==> flow/design.v <==
module matrix_mul(
    input wire clk,
    input wire reset,
    input wire start,
    input wire [8:0][7:0] matrix_a,
    input wire [8:0][7:0] matrix_b,
    output reg [8:0][15:0] result,
    output reg done
);
reg [3:0] state;
reg [3:0] i, j, k;
reg [15:0] sum;
localparam IDLE = 4'd0, MULTIPLY = 4'd1, DONE = 4'd2;
always @(posedge clk or posedge reset) begin
    if (reset) begin
        state <= IDLE;
        done <= 0;
        i <= 0;
        j <= 0;
        k <= 0;
        sum <= 0;
    end else begin
        case (state)
            IDLE: begin
                if (start) begin
                    state <= MULTIPLY;
                    i <= 0;
                    j <= 0;
                    k <= 0;
                    sum <= 0;
                    done <= 0;
                end
            end
            MULTIPLY: begin
                if (k == 3) begin
                    result[i*3 + j] <= sum;
                    sum <= 0;
                    k <= 0;
                    if (j == 2) begin
                        j <= 0;
                        if (i == 2) begin
                            state <= DONE;
                        end else begin
                            i <= i + 1;
                        end
                    end else begin
                        j <= j + 1;
                    end
                end else begin
                    sum <= sum + matrix_a[i*3 + k] * matrix_b[k*3 + j];
                    k <= k + 1;
                end
            end
            DONE: begin
                done <= 1;
                state <= IDLE;
            end
        endcase
    end
end
endmodule
export LEC_CHECK = 0
export CAP_MARGIN = 20
export CELL_PAD_IN_SITES_GLOBAL_PLACEMENT = 0
export CORE_ASPECT_RATIO = 1.9
export CORE_MARGIN = 2
export CORE_UTILIZATION = 45
export CTS_CLUSTER_DIAMETER = 336
export CTS_CLUSTER_SIZE = 71
export GPL_TIMING_DRIVEN = 1
export MAX_ROUTING_LAYER = met5
export PLACE_DENSITY = 0.41
export SETUP_SLACK_MARGIN = 0.72
export SLEW_MARGIN = 20
export TNS_END_PERCENT = 5
create_clock -name core_clock -period 4.44 [get_ports {clk}]
run.sh (not shown) runs the stock make flow with config.mk's settings and CLKGATE_MAP_FILE=.
The first run produced a layout that fails on negative setup slack.
Then changed:
CORE_ASPECT_RATIO = 0.5   (was 1.9)
CORE_UTILIZATION = 61   (was 45)
CTS_CLUSTER_DIAMETER = unset   (was 336)
CTS_CLUSTER_SIZE = unset   (was 71)
PLACE_DENSITY = 0.56   (was 0.41)
SETUP_SLACK_MARGIN = -0.34   (was 0.72)
clock period = 4.39 ns   (was 4.44 ns; I/O delays follow)
The changed run reached the layout checks and failed them: negative setup slack. Area after synthesis is unchanged. Final area falls by 0.61%. Sequential cell count is unchanged. Critical path depth climbs by 3. Fmax drops by 11%. Register-to-register slack gets worse by 0.84 ns. Worst setup slack degrades by 0.84 ns. Wire length climbs by 65%. Count of clock-buffer cells in the layout does not change.
Then changed:
ABC_AREA = 1   (was unset)
CORE_UTILIZATION = 49   (was 61)
CTS_CLUSTER_DIAMETER = 336   (was unset)
CTS_CLUSTER_SIZE = 71   (was unset)
PLACE_DENSITY = 0.41   (was 0.56)
SETUP_SLACK_MARGIN = -0.1   (was -0.34)
clock period = 4.44 ns   (was 4.39 ns; I/O delays follow)
Result:
- The new run finished but failed the layout checks on negative setup slack
- cell area went up by 4.3%
- setup slack gains 1.3 ns
- die size went up by 29%
- worst hold slack loses 0.082 ns
- critical path depth went down by 1
- non-clock buffer count went down by 21
- wire length went down by 24%
- sequential share of layout area went down by 1.2 points
- via count went up by 3.1%

== try-garnet ==
// matrix_mul: RTL as listed in full above, without the edits since
Settings: LEC_CHECK=0, ABC_AREA=1, CAP_MARGIN=10, CELL_PAD_IN_SITES_DETAIL_PLACEMENT=2, CORE_ASPECT_RATIO=0.81, CORE_MARGIN=8, CORE_UTILIZATION=27, CTS_CLUSTER_DIAMETER=127, CTS_CLUSTER_SIZE=67, GPL_TIMING_DRIVEN=1, HOLD_SLACK_MARGIN=0.03, PLACE_DENSITY=0.6, SLEW_MARGIN=20, TNS_END_PERCENT=60; clock period 5.05 ns.
To summarise try-garnet: no stage aborted, but the layout did not pass its checks, failing on negative setup slack.
Input changes introduced in try-raven (baseline for comparison: try-garnet):
- changing CORE_MARGIN from 8 to 2
- removing GPL_TIMING_DRIVEN (formerly 1)
- removing ABC_AREA (formerly 1)
- removing CTS_CLUSTER_DIAMETER (formerly 127)
- removing CORE_ASPECT_RATIO (formerly 0.81)
- removing CTS_CLUSTER_SIZE (formerly 67)
- removing TNS_END_PERCENT (formerly 60)
- changing CAP_MARGIN from 10 to 20
- removing HOLD_SLACK_MARGIN (formerly 0.03)
- removing CELL_PAD_IN_SITES_DETAIL_PLACEMENT (formerly 2)
- changing CORE_UTILIZATION from 27 to 40
- changing the clock period (ns, I/O delays scaled along) from 5.05 to 7.91
[summary]
try-raven ended with every stage complete and zero timing, DRC or antenna violations.
try-garnet reports its top layer reached by signal wires as met5 while try-raven reports met4.
Diff try-garnet -> try-raven: total die area moved down; violation count after the first detailed-route iteration moved down; clock skew moved down; non-clock inverter total of the final layout moved down; number of core rows moved down.
Between try-garnet and try-raven, the flow reports highest clock frequency the design can meet decreasing slightly.
try-raven against try-garnet; final HPWL from detailed placement is down by more than a quarter.
Relative to try-garnet, cell count after synthesis decreased by about 34% in try-raven.
Compared with try-garnet, in try-raven met3 track demand over resource in global routing lower, fraction of the cycle the final worst path needs lower, final instance area lower.
For try-harbor, these inputs were changed with respect to try-raven:
- CORE_UTILIZATION: 40 -> 59
- PLACE_DENSITY: 0.6 -> unset
- SETUP_SLACK_MARGIN: unset -> -0.35
- HOLD_SLACK_MARGIN: unset -> 0.3
- the clock period (ns, I/O delays scaled along): 7.91 -> 4.39
Findings:
Compared with try-raven, try-harbor shows count of buffers not belonging to the clock network in the layout that has gone up by more than half. try-harbor: all stages done; final checks FAILED (negative setup slack). Cell count of try-harbor exceeds that of try-raven by a few percent. From try-raven to try-harbor the numbers moved as follows: largest fanout of any net on the critical path shows a reduction of 1, aggregate global-route resource usage shows an increase of 13 points.

job 8919:
Starts from the design.v that is shown in full above.
clock: 5.76 ns
lec_check: 0
abc_area: 1
cap_margin: 25
cell_pad_in_sites_detail_placement: 2
cell_pad_in_sites_global_placement: 1
core_aspect_ratio: 0.5
core_margin: 8
core_utilization: 20
cts_cluster_size: 51
gpl_routability_driven: 0
gpl_timing_driven: 0
hold_slack_margin: 0.17
max_routing_layer: met5
min_routing_layer: met1
place_density_lb_addon: 0.28
slew_margin: 10
tns_end_percent: 70
The flow completed for job 8919, but it is not clean: the layout still shows setup timing.
Input-level comparison between job 3546 and job 8919:
- CELL_PAD_IN_SITES_GLOBAL_PLACEMENT now 0, was 1
- MIN_ROUTING_LAYER now met2, was met1
- TNS_END_PERCENT no longer set, was 70
- SETUP_SLACK_MARGIN now 0.48, previously not set
- CAP_MARGIN now 20, was 25
- CTS_CLUSTER_SIZE no longer set, was 51
==> comparison <==
Final checks on job 3546, whose flow otherwise completed, came back failing, citing setup timing. For number of gates resized after CTS, dividing the value from job 3546 by the value from job 8919 gives 0.61. The wire length of the first global-routing pass of job 3546 is higher than that of job 8919. Lower setup slack at placement was reported by job 8919, not job 3546. Job 3546 ended with more post-route fraction of the period consumed by the critical path than job 8919. Summary of job 3546 over job 8919: via count now sits higher, sequential fraction of the synthesis area about even, met1 global-route usage fell 19 points, post-layout instance area increased 0.45%.
The following lists how job 6975 was set up differently from job 3546:
- MIN_ROUTING_LAYER no longer set, was met2
- CORE_ASPECT_RATIO no longer set, was 0.5
- MAX_ROUTING_LAYER no longer set, was met5
- ABC_AREA no longer set, was 1
- CELL_PAD_IN_SITES_GLOBAL_PLACEMENT no longer set, was 0
- PLACE_DENSITY_LB_ADDON no longer set, was 0.28
- HOLD_SLACK_MARGIN no longer set, was 0.17
- CELL_PAD_IN_SITES_DETAIL_PLACEMENT no longer set, was 2
- SETUP_SLACK_MARGIN no longer set, was 0.48
- CORE_MARGIN now 2, was 8
- GPL_ROUTABILITY_DRIVEN no longer set, was 0
- PLACE_DENSITY now 0.6, previously not set
- GPL_TIMING_DRIVEN no longer set, was 0
- CORE_UTILIZATION now 40, was 20
- SLEW_MARGIN now 20, was 10
- the clock period (ns, I/O delays scaled along) now 10.0, was 5.76
Both conditions hold for job 6975: the flow ran to the end and the final layout passed the timing, DRC and antenna checks.
Compared with job 3546, in job 6975 AND-OR/OR-AND share of the synthesized area went down by 5.0 points, distinct cell type count after synthesis higher, via-per-instance ratio went down, aggregate routed wire length shrank by 53%, yosys-reported design area after synthesis dropped 540 um2.
### job 6975 -> job 1853
- setting SETUP_SLACK_MARGIN to 1.51 for the first time
- setting TNS_END_PERCENT to 65 for the first time
- removing PLACE_DENSITY (formerly 0.6)
- changing CORE_UTILIZATION from 40 to 71
- setting CTS_CLUSTER_DIAMETER to 163 for the first time
- setting CORE_ASPECT_RATIO to 1.14 for the first time
- setting CELL_PAD_IN_SITES_DETAIL_PLACEMENT to 2 for the first time
- changing CORE_MARGIN from 2 to 8
- setting CELL_PAD_IN_SITES_GLOBAL_PLACEMENT to 0 for the first time
- setting CTS_CLUSTER_SIZE to 87 for the first time
- changing CAP_MARGIN from 20 to 5
- changing SLEW_MARGIN from 20 to 15
Notes after the runs:
detailed placement: job 1853 exited with error
From job 6975 to job 1853 the numbers moved as follows: number of buffer cells added on primary ports ~0 delta; final weighted congestion of routability-driven global placement +0.045; simple-gate portion of the synthesized area ~0 delta.
Re synthesized area divided by synthesized cell count: no difference whatsoever between job 1853 and job 6975.
The chip footprint number comes out lower for job 1853 vs job 6975.
From job 6975 to job 1853, number of instances in the synthesized netlist did not move at all.
On chip area in the Yosys report, job 6975 tracks job 1853 almost exactly.
Between job 6975 and job 1853, the flow reports number of core rows decreasing by more than 10%.
Between job 1853 and job 6975, the synthesized area does not differ in any meaningful way.
Taking job 6975 as the reference, in job 1853 die span in y lower, and-or/or-and share of the synthesized area did not really move.

## v36
// matrix_mul: RTL as listed in full above, without the edits since
Settings: LEC_CHECK=0, CAP_MARGIN=20, CORE_MARGIN=2, CORE_UTILIZATION=59, SLEW_MARGIN=20; clock period 4.39 ns.
v36: all stages done; final checks FAILED (setup timing).
## Diff of input files: v24 against v36
diff --git a/flow/config.mk b/flow/config.mk
--- a/flow/config.mk
+++ b/flow/config.mk
@@ -10,2 +10,5 @@
 export CORE_UTILIZATION = 59
+export CTS_CLUSTER_SIZE = 89
+export SETUP_SLACK_MARGIN = 1.15
 export SLEW_MARGIN = 20
+export TNS_END_PERCENT = 5
## What came out
v24 completed end to end; final checks failed (setup timing).
Summary of v24 over v36: wire length after detailed routing increased 7200 um; non-clock buffer area fraction after layout decreased 0.96 points.
Number of cells on the critical path in v24 is 4.0% above v36.
For v24, the highest routed metal layer was met5, unlike v36, where it was met4.
The run with more setup slack is v36; v24 has less.
v24 ended up with a higher global-route usage than v36 did.
v24 and v36 ended up with nearly the same clock distribution area overhead in the final layout.
v24 against v36: number of ordinary and repair buffers in the finished layout now smaller; arrival time of the worst setup path rose 0.54 ns.
In the final design statistics, v24 uses fewer standard cells in total than v36.
[inputs] v28 vs v24
diff --git a/flow/config.mk b/flow/config.mk
--- a/flow/config.mk
+++ b/flow/config.mk
@@ -9,6 +9,4 @@
 export CORE_MARGIN = 2
-export CORE_UTILIZATION = 59
-export CTS_CLUSTER_SIZE = 89
-export SETUP_SLACK_MARGIN = 1.15
+export CORE_UTILIZATION = 37
+export PLACE_DENSITY = 0.6
 export SLEW_MARGIN = 20
-export TNS_END_PERCENT = 5
==> flow/constraint.sdc <==
create_clock -name core_clock -period 7.91 [get_ports {clk}]
set_input_delay 1.5820 -clock core_clock [delete_from_list [all_inputs] [get_ports {clk}]]
set_output_delay 1.5820 -clock core_clock [all_outputs]
set_load 0.01 [all_outputs]
Notes after the runs:
- v28 reached the final stage; the timing, DRC and antenna checks on its layout passed.
- Sort v28 and v24 by transition at the pin with the smallest max-transition slack, ascending, and v24 comes first.
- Going from v24 to v28, horizontal die dimension grows by about 26%.
- Cell area after layout sits lower in v28 than in v24.
- Final worst clock skew delta (v28 − v24): favourable
- [compare] base=v24 new=v28: met3 demand-to-capacity share in global routing now smaller, footprint of the multi-input gates now smaller, average vias per placed instance now smaller.
Input changes introduced in v51 (baseline for comparison: v28):
diff --git a/flow/config.mk b/flow/config.mk
--- a/flow/config.mk
+++ b/flow/config.mk
@@ -9,4 +9,4 @@
 export CORE_MARGIN = 2
-export CORE_UTILIZATION = 37
-export PLACE_DENSITY = 0.6
+export CORE_UTILIZATION = 66
+export CTS_CLUSTER_DIAMETER = 231
 export SLEW_MARGIN = 20
==> flow/constraint.sdc <==
create_clock -name core_clock -period 6.3 [get_ports {clk}]
set_input_delay 1.2600 -clock core_clock [delete_from_list [all_inputs] [get_ports {clk}]]
set_output_delay 1.2600 -clock core_clock [all_outputs]
set_load 0.01 [all_outputs]
--- outcome ---
- No final results exist for v51, since it was stopped by error GRT-0232 during global routing (5_1_grt).
- v51 has total die size below what v28 had.
- Compare v28 and v51 | post-cts repair resize count lower: v28
- Taking v28 as the reference, in v51 pre-placement core utilization increased by 30 points relative to the old numbers, placement-stage worst setup slack decreased by 0.97 ns relative to the old numbers.
- Estimated wirelength of the detail-placed design (v51 / v28): 1.11

RTL: the design.v shown in full above, as it stands there.
clock: 4.44 ns
lec_check: 0
cap_margin: 20
cell_pad_in_sites_detail_placement: 2
cell_pad_in_sites_global_placement: 0
core_aspect_ratio: 0.5
core_margin: 7
core_utilization: 20
gpl_routability_driven: 0
gpl_timing_driven: 0
hold_slack_margin: 0.17
max_routing_layer: met5
min_routing_layer: met2
place_density_lb_addon: 0.28
setup_slack_margin: 0.48
slew_margin: 10
The first run completed and failed the layout checks on setup timing.
Then changed:
- CELL_PAD_IN_SITES_DETAIL_PLACEMENT: 2 -> unset
- CORE_ASPECT_RATIO: 0.5 -> 1.48
- CORE_MARGIN: 7 -> 2
- CORE_UTILIZATION: 20 -> 58
- CTS_CLUSTER_SIZE: unset -> 87
- GPL_ROUTABILITY_DRIVEN: 0 -> unset
- GPL_TIMING_DRIVEN: 0 -> 1
- HOLD_SLACK_MARGIN: 0.17 -> unset
- MIN_ROUTING_LAYER: met2 -> unset
- PLACE_DENSITY: unset -> 0.41
- PLACE_DENSITY_LB_ADDON: 0.28 -> unset
- SETUP_SLACK_MARGIN: 0.48 -> 1.29
- SLEW_MARGIN: 10 -> 20
- TNS_END_PERCENT: unset -> 5
Result:
- The changed run ran to the end with violations: setup timing
- fmax climbs by about 4%
- final area falls by about 1.2%
- synthesized area is unchanged
Then changed:
- CORE_ASPECT_RATIO: 1.48 -> 0.5
- CORE_UTILIZATION: 58 -> 32
- CTS_CLUSTER_SIZE: 87 -> unset
- GPL_TIMING_DRIVEN: 1 -> 0
- SETUP_SLACK_MARGIN: 1.29 -> 1.09
- TNS_END_PERCENT: 5 -> unset
The changed run finished but fails on setup timing.
Global-route usage falls by 13 points.
Register-to-register slack got worse by 50 ps.
Via count goes down by 14%.
Die size went up by 79%.
Then changed:
- CELL_PAD_IN_SITES_DETAIL_PLACEMENT: unset -> 2
- CORE_MARGIN: 2 -> 7
- CORE_UTILIZATION: 32 -> 20
- HOLD_SLACK_MARGIN: unset -> 0.17
- PLACE_DENSITY: 0.41 -> unset
- PLACE_DENSITY_LB_ADDON: unset -> 0.28
- SLEW_MARGIN: 20 -> 10
=> The changed run reached the layout checks and failed them: setup timing. Via count goes up by a few percent. Sequential share of layout area goes down by 1.0 points. Maximum frequency goes down by a few percent. Non-clock buffer count goes up by 15. Global-route usage goes down by 5.4 points. Routed wire length goes up by well over a third. Cell area goes up by a few percent. Synthesized cell count stays the same. Core utilization goes down by 17 points.
Then changed:
- CELL_PAD_IN_SITES_DETAIL_PLACEMENT: 2 -> unset
- CORE_MARGIN: 7 -> 2
- CORE_UTILIZATION: 20 -> 45
- CTS_CLUSTER_DIAMETER: unset -> 336
- CTS_CLUSTER_SIZE: unset -> 71
- GPL_TIMING_DRIVEN: 0 -> 1
- HOLD_SLACK_MARGIN: 0.17 -> unset
- PLACE_DENSITY: unset -> 0.41
- PLACE_DENSITY_LB_ADDON: 0.28 -> unset
- SETUP_SLACK_MARGIN: 1.09 -> unset
- SLEW_MARGIN: 10 -> 20
- TNS_END_PERCENT: unset -> 5
- The new run completed and failed the layout checks on setup timing
- design area goes down by 6.1%
- via count fell by 4.6%
- die size shrinks by 58%
- fmax went up by 6.5%
